==> inputs of v7 <==
// Classic_Pong_Top
module Classic_Pong_Top (
    input clk_i,
    input rst_i,
    input UART_RX_i,
    input sw1_i,
    input sw2_i,
    input sw3_i,
    input sw4_i,
    output VGA_Hsync_o,
    output VGA_Vsync_o,
    output VGA_Red_0_o,
    output VGA_Red_1_o,
    output VGA_Red_2_o,
    output VGA_Grn_0_o,
    output VGA_Grn_1_o,
    output VGA_Grn_2_o,
    output VGA_Blu_0_o,
    output VGA_Blu_1_o,
    output VGA_Blu_2_o
);
    parameter CLKS_PER_BIT = 217;
    parameter VIDEO_WIDTH = 3;  
    parameter TOTAL_COLS = 800;
    parameter TOTAL_ROWS = 525;
    parameter ACTIVE_COLS = 640;
    parameter ACTIVE_ROWS = 480;
    wire [VIDEO_WIDTH-1:0] Red_Video_Pong_w, Red_Video_Porch_w;
    wire [VIDEO_WIDTH-1:0] Grn_Video_Pong_w, Grn_Video_Porch_w;
    wire [VIDEO_WIDTH-1:0] Blu_Video_Pong_w, Blu_Video_Porch_w;
    wire rx_dv_w;
    UART_RX #(.CLKS_PER_BIT(CLKS_PER_BIT)) UART_RX_Inst
    (
        .clk_i(clk_i),
        .rst_i(rst_i),
        .rx_serial_i(UART_RX_i),
  ...
export LEC_CHECK = 0
export CAP_MARGIN = 30
export CELL_PAD_IN_SITES_GLOBAL_PLACEMENT = 0
export CORE_ASPECT_RATIO = 0.59
export CORE_MARGIN = 6
export CORE_UTILIZATION = 37
export GPL_ROUTABILITY_DRIVEN = 0
export GPL_TIMING_DRIVEN = 0
export MIN_ROUTING_LAYER = met1
export PLACE_DENSITY_LB_ADDON = 0.11
export SETUP_SLACK_MARGIN = 0.55
export SLEW_MARGIN = 40
export TNS_END_PERCENT = 30
create_clock -name core_clock -period 5.95 [get_ports {clk_i}]
run.sh (not shown) runs the stock make flow with config.mk's settings and CLKGATE_MAP_FILE=.
==> inputs of v32, as changes to v7 <==
ABC_AREA = 1   (was unset)
CAP_MARGIN = 20   (was 30)
CELL_PAD_IN_SITES_GLOBAL_PLACEMENT = unset   (was 0)
CORE_ASPECT_RATIO = unset   (was 0.59)
CORE_MARGIN = 2   (was 6)
CORE_UTILIZATION = 72   (was 37)
CTS_CLUSTER_DIAMETER = 364   (was unset)
CTS_CLUSTER_SIZE = 15   (was unset)
MIN_ROUTING_LAYER = unset   (was met1)
PLACE_DENSITY_LB_ADDON = 0.02   (was 0.11)
SETUP_SLACK_MARGIN = unset   (was 0.55)
SLEW_MARGIN = 20   (was 40)
TNS_END_PERCENT = unset   (was 30)
==> flow/constraint.sdc (replaced) <==
create_clock -name core_clock -period 5.31 [get_ports {clk_i}]
set_input_delay 1.0620 -clock core_clock [delete_from_list [all_inputs] [get_ports {clk_i}]]
set_output_delay 1.0620 -clock core_clock [all_outputs]
set_load 0.01 [all_outputs]
==> inputs of v20, as changes to v7 <==
CAP_MARGIN = 20   (was 30)
CELL_PAD_IN_SITES_GLOBAL_PLACEMENT = unset   (was 0)
CORE_ASPECT_RATIO = 0.61   (was 0.59)
CORE_MARGIN = 2   (was 6)
CORE_UTILIZATION = 40   (was 37)
GPL_TIMING_DRIVEN = unset   (was 0)
HOLD_SLACK_MARGIN = -0.02   (was unset)
MIN_ROUTING_LAYER = unset   (was met1)
PLACE_DENSITY = 0.6   (was unset)
PLACE_DENSITY_LB_ADDON = unset   (was 0.11)
SETUP_SLACK_MARGIN = 0.87   (was 0.55)
SLEW_MARGIN = 20   (was 40)
TNS_END_PERCENT = unset   (was 30)
==> flow/constraint.sdc (replaced) <==
create_clock -name core_clock -period 9.01 [get_ports {clk_i}]
set_input_delay 1.8020 -clock core_clock [delete_from_list [all_inputs] [get_ports {clk_i}]]
set_output_delay 1.8020 -clock core_clock [all_outputs]
set_load 0.01 [all_outputs]
==> results <==
- Flip-flop count is the same in v20 and v32.
- Hold slack: v32 < v7 < v20.
- v7 produced a clean layout. v20 finished clean. v32 went through all stages and came out clean.
- The highest first-iteration DRC count belongs to v32, the lowest to v20.
- In v7 the clock power is higher than in v20, by 71%.
- The lowest register-to-register slack belongs to v7, the highest to v20.
- Non-clock buffer count: v20 < v32 < v7.
- Worst setup slack: v7 < v32 < v20.
- Global-route usage, highest first: v32, v20, v7.

==> inputs of run C <==
Starting RTL as in the previous note.
export LEC_CHECK = 0
export ABC_AREA = 1
export CAP_MARGIN = 20
export CORE_MARGIN = 2
export CORE_UTILIZATION = 72
export CTS_CLUSTER_DIAMETER = 371
export CTS_CLUSTER_SIZE = 14
export GPL_TIMING_DRIVEN = 0
export PLACE_DENSITY_LB_ADDON = 0.08
export SETUP_SLACK_MARGIN = 1.49
export SLEW_MARGIN = 20
export TNS_END_PERCENT = 35
create_clock -name core_clock -period 5.31 [get_ports {clk_i}]
==> run Y: changes against run C <==
==> flow/config.mk (replaced) <==
export PLATFORM = sky130hd
export DESIGN_NAME = Classic_Pong_Top
export DESIGN_NICKNAME = Classic_Pong_Top
export VERILOG_FILES = /design/flow/design.v
export SDC_FILE = /design/flow/constraint.sdc
export NUM_CORES = 4
export LEC_CHECK = 0
export CAP_MARGIN = 20
export CORE_MARGIN = 2
export CORE_UTILIZATION = 19
export PLACE_DENSITY = 0.6
export SLEW_MARGIN = 20
==> flow/constraint.sdc (replaced) <==
create_clock -name core_clock -period 45.5 [get_ports {clk_i}]
set_input_delay 9.1000 -clock core_clock [delete_from_list [all_inputs] [get_ports {clk_i}]]
set_output_delay 9.1000 -clock core_clock [all_outputs]
set_load 0.01 [all_outputs]
==> run P: changes against run C <==
==> flow/config.mk (replaced) <==
export PLATFORM = sky130hd
export DESIGN_NAME = Classic_Pong_Top
export DESIGN_NICKNAME = Classic_Pong_Top
export VERILOG_FILES = /design/flow/design.v
export SDC_FILE = /design/flow/constraint.sdc
export NUM_CORES = 4
export LEC_CHECK = 0
export CAP_MARGIN = 20
export CORE_MARGIN = 2
export CORE_UTILIZATION = 40
export PLACE_DENSITY = 0.6
export SLEW_MARGIN = 20
==> flow/constraint.sdc (replaced) <==
create_clock -name core_clock -period 40.0 [get_ports {clk_i}]
set_input_delay 8.0000 -clock core_clock [delete_from_list [all_inputs] [get_ports {clk_i}]]
set_output_delay 8.0000 -clock core_clock [all_outputs]
set_load 0.01 [all_outputs]
==> results <==
Run C passed the timing, design-rule and antenna checks. Run Y went through all stages and came out clean. Run P produced a clean layout.
Register-to-register slack, highest first: run Y, run P, run C.
Critical path depth: run C is higher than run P (17).
Global-route usage, lowest first: run Y, run P, run C.
In run C the hold slack is lower than in run Y, by 4.9 ps.
Sequential power, highest first: run C, run P, run Y.

==> inputs of 10-25 <==
Starting RTL as in the previous note.
Design Classic_Pong_Top, start of the top module:
module Classic_Pong_Top (
    input clk_i,
    input rst_i,
    input UART_RX_i,
    input sw1_i,
    input sw2_i,
    input sw3_i,
    input sw4_i,
    output VGA_Hsync_o,
    output VGA_Vsync_o,
    output VGA_Red_0_o,
    output VGA_Red_1_o,
    output VGA_Red_2_o,
    output VGA_Grn_0_o,
    output VGA_Grn_1_o,
    output VGA_Grn_2_o,
    output VGA_Blu_0_o,
    output VGA_Blu_1_o,
    output VGA_Blu_2_o
);
export LEC_CHECK = 0
export ABC_AREA = 1
export CAP_MARGIN = 40
export CORE_ASPECT_RATIO = 1.34
export CORE_MARGIN = 2
export CORE_UTILIZATION = 72
export CTS_CLUSTER_SIZE = 10
export PLACE_DENSITY = 0.38
export SETUP_SLACK_MARGIN = 1.51
export SLEW_MARGIN = 20
create_clock -name core_clock -period 5.31 [get_ports {clk_i}]
==> 01-07 (differences from 10-25) <==
- ABC_AREA: 1 -> not set
- CORE_ASPECT_RATIO: 1.34 -> not set
- CORE_UTILIZATION: 72 -> 40
- CTS_CLUSTER_SIZE: 10 -> 77
- PLACE_DENSITY: 0.38 -> not set
- SETUP_SLACK_MARGIN: 1.51 -> not set
==> flow/constraint.sdc (replaced) <==
create_clock -name core_clock -period 40.0 [get_ports {clk_i}]
set_input_delay 8.0000 -clock core_clock [delete_from_list [all_inputs] [get_ports {clk_i}]]
set_output_delay 8.0000 -clock core_clock [all_outputs]
set_load 0.01 [all_outputs]
==> qor summary <==
                                                          10-25       01-07
Layout buffer count excluding clock buffers                  22          24
Largest driver fanout on the critical path                   10          54
Result of the run                      timing/DRC/antenna clean  timing/DRC/antenna clean
Critical Path Max Stage Delay                           0.60 ns     0.56 ns
Met2 capacity usage during global routing                 58.0%       26.6%
FA/HA/MAJ Cells, Area Fraction                            7.52%       8.45%
Non-filler instance count after layout                    2,868       2,408
Number of buffers and inverters on the critical path          3           4
Initial DRC Count                                         1,028         578
Net count, final                                          2,670       1,975
Mux area share                                               0%       1.46%
Tool Warnings                                                46          44
Internal power                                        0.00363 W  0.000508 W
DPL Wire Length                                       28,900 um   21,900 um
Number of cell instances after yosys synthesis            2,550       1,856
Pin slew with the least headroom to its limit          0.732 ns    0.818 ns
Wire length after detailed routing                    40,200 um   31,900 um
Worst clock skew on the final layout                  0.0166 ns   0.0178 ns

==> inputs of trial 70 <==
Classic_Pong_Top again, from the RTL that the note above started with.
==> flow/design.v (excerpt) <==
module Classic_Pong_Top (
    input clk_i,
    input rst_i,
    input UART_RX_i,
    input sw1_i,
    input sw2_i,
    input sw3_i,
    input sw4_i,
    output VGA_Hsync_o,
    output VGA_Vsync_o,
    output VGA_Red_0_o,
    output VGA_Red_1_o,
    output VGA_Red_2_o,
    output VGA_Grn_0_o,
    output VGA_Grn_1_o,
    output VGA_Grn_2_o,
    output VGA_Blu_0_o,
    output VGA_Blu_1_o,
    output VGA_Blu_2_o
);
    parameter CLKS_PER_BIT = 217;
    parameter VIDEO_WIDTH = 3;  
    parameter TOTAL_COLS = 800;
    parameter TOTAL_ROWS = 525;
    parameter ACTIVE_COLS = 640;
    parameter ACTIVE_ROWS = 480;
    wire [VIDEO_WIDTH-1:0] Red_Video_Pong_w, Red_Video_Porch_w;
    wire [VIDEO_WIDTH-1:0] Grn_Video_Pong_w, Grn_Video_Porch_w;
    wire [VIDEO_WIDTH-1:0] Blu_Video_Pong_w, Blu_Video_Porch_w;
    wire rx_dv_w;
    UART_RX #(.CLKS_PER_BIT(CLKS_PER_BIT)) UART_RX_Inst
    (
        .clk_i(clk_i),
        .rst_i(rst_i),
        .rx_serial_i(UART_RX_i),
        .rx_dv_o(rx_dv_w),
        .rx_byte_o()
    );
    wire Hsync_w, Vsync_w;
    VGA_Sync_Pulse #( 
        .TOTAL_COLS(TOTAL_COLS),
        .TOTAL_ROWS(TOTAL_ROWS),
        .ACTIVE_COLS(ACTIVE_COLS),
        .ACTIVE_ROWS(ACTIVE_ROWS) 
    ) VGA_Sync_Inst (
        .clk_i(clk_i),
        .rst_i(rst_i),
        .Hsync_o(Hsync_w),
        .Vsync_o(Vsync_w),
        .col_count_o(),
        .row_count_o()
    );
    wire sw1_w, sw2_w, sw3_w, sw4_w;
    Debounced_Switch sw_1 (
        .clk_i(clk_i),
        .rst_i(rst_i),
  ...
Settings: LEC_CHECK=0, CAP_MARGIN=40, CORE_ASPECT_RATIO=1.4, CORE_MARGIN=4, CORE_UTILIZATION=40, CTS_CLUSTER_SIZE=77, GPL_TIMING_DRIVEN=1, MIN_ROUTING_LAYER=met1, PLACE_DENSITY_LB_ADDON=0.27, SETUP_SLACK_MARGIN=0.89, SLEW_MARGIN=20, TNS_END_PERCENT=5; clock period 5.27 ns.
==> trial 66 (differences from trial 70) <==
- CAP_MARGIN: 40 -> 20
- CORE_ASPECT_RATIO: 1.4 -> not set
- CORE_MARGIN: 4 -> 2
- CORE_UTILIZATION: 40 -> 72
- CTS_CLUSTER_SIZE: 77 -> not set
- GPL_TIMING_DRIVEN: 1 -> not set
- MIN_ROUTING_LAYER: met1 -> not set
- PLACE_DENSITY_LB_ADDON: 0.27 -> not set
- SETUP_SLACK_MARGIN: 0.89 -> 1.58
- TNS_END_PERCENT: 5 -> not set
==> flow/constraint.sdc (replaced) <==
create_clock -name core_clock -period 5.31 [get_ports {clk_i}]
set_input_delay 1.0620 -clock core_clock [delete_from_list [all_inputs] [get_ports {clk_i}]]
set_output_delay 1.0620 -clock core_clock [all_outputs]
set_load 0.01 [all_outputs]
==> build 16 (differences from trial 70) <==
- CAP_MARGIN: 40 -> 20
- CORE_ASPECT_RATIO: 1.4 -> not set
- CORE_MARGIN: 4 -> 2
- CORE_UTILIZATION: 40 -> 64
- CTS_CLUSTER_SIZE: 77 -> not set
- GPL_TIMING_DRIVEN: 1 -> not set
- MIN_ROUTING_LAYER: met1 -> not set
- PLACE_DENSITY_LB_ADDON: 0.27 -> not set
- SETUP_SLACK_MARGIN: 0.89 -> not set
- TNS_END_PERCENT: 5 -> not set
==> flow/constraint.sdc (replaced) <==
create_clock -name core_clock -period 19.4 [get_ports {clk_i}]
set_input_delay 3.8800 -clock core_clock [delete_from_list [all_inputs] [get_ports {clk_i}]]
set_output_delay 3.8800 -clock core_clock [all_outputs]
set_load 0.01 [all_outputs]
==> results <==
- Clock skew: trial 66 > build 16 > trial 70.
- Against build 16, the first-iteration DRC count of trial 70 is smaller by 19%.
- Power: build 16 is lower than trial 70 (73%).
- In critical path depth, trial 66 and trial 70 do not differ.
- The highest clock power belongs to trial 70, the lowest to build 16.
- Die area: build 16 is smaller than trial 70 (39%).
- The lowest via count belongs to trial 70, the highest to trial 66.
- In sequential power, trial 66 is at 3.7 times the value of build 16.
No activity file was given, so power comes from the tool's default toggle rates.
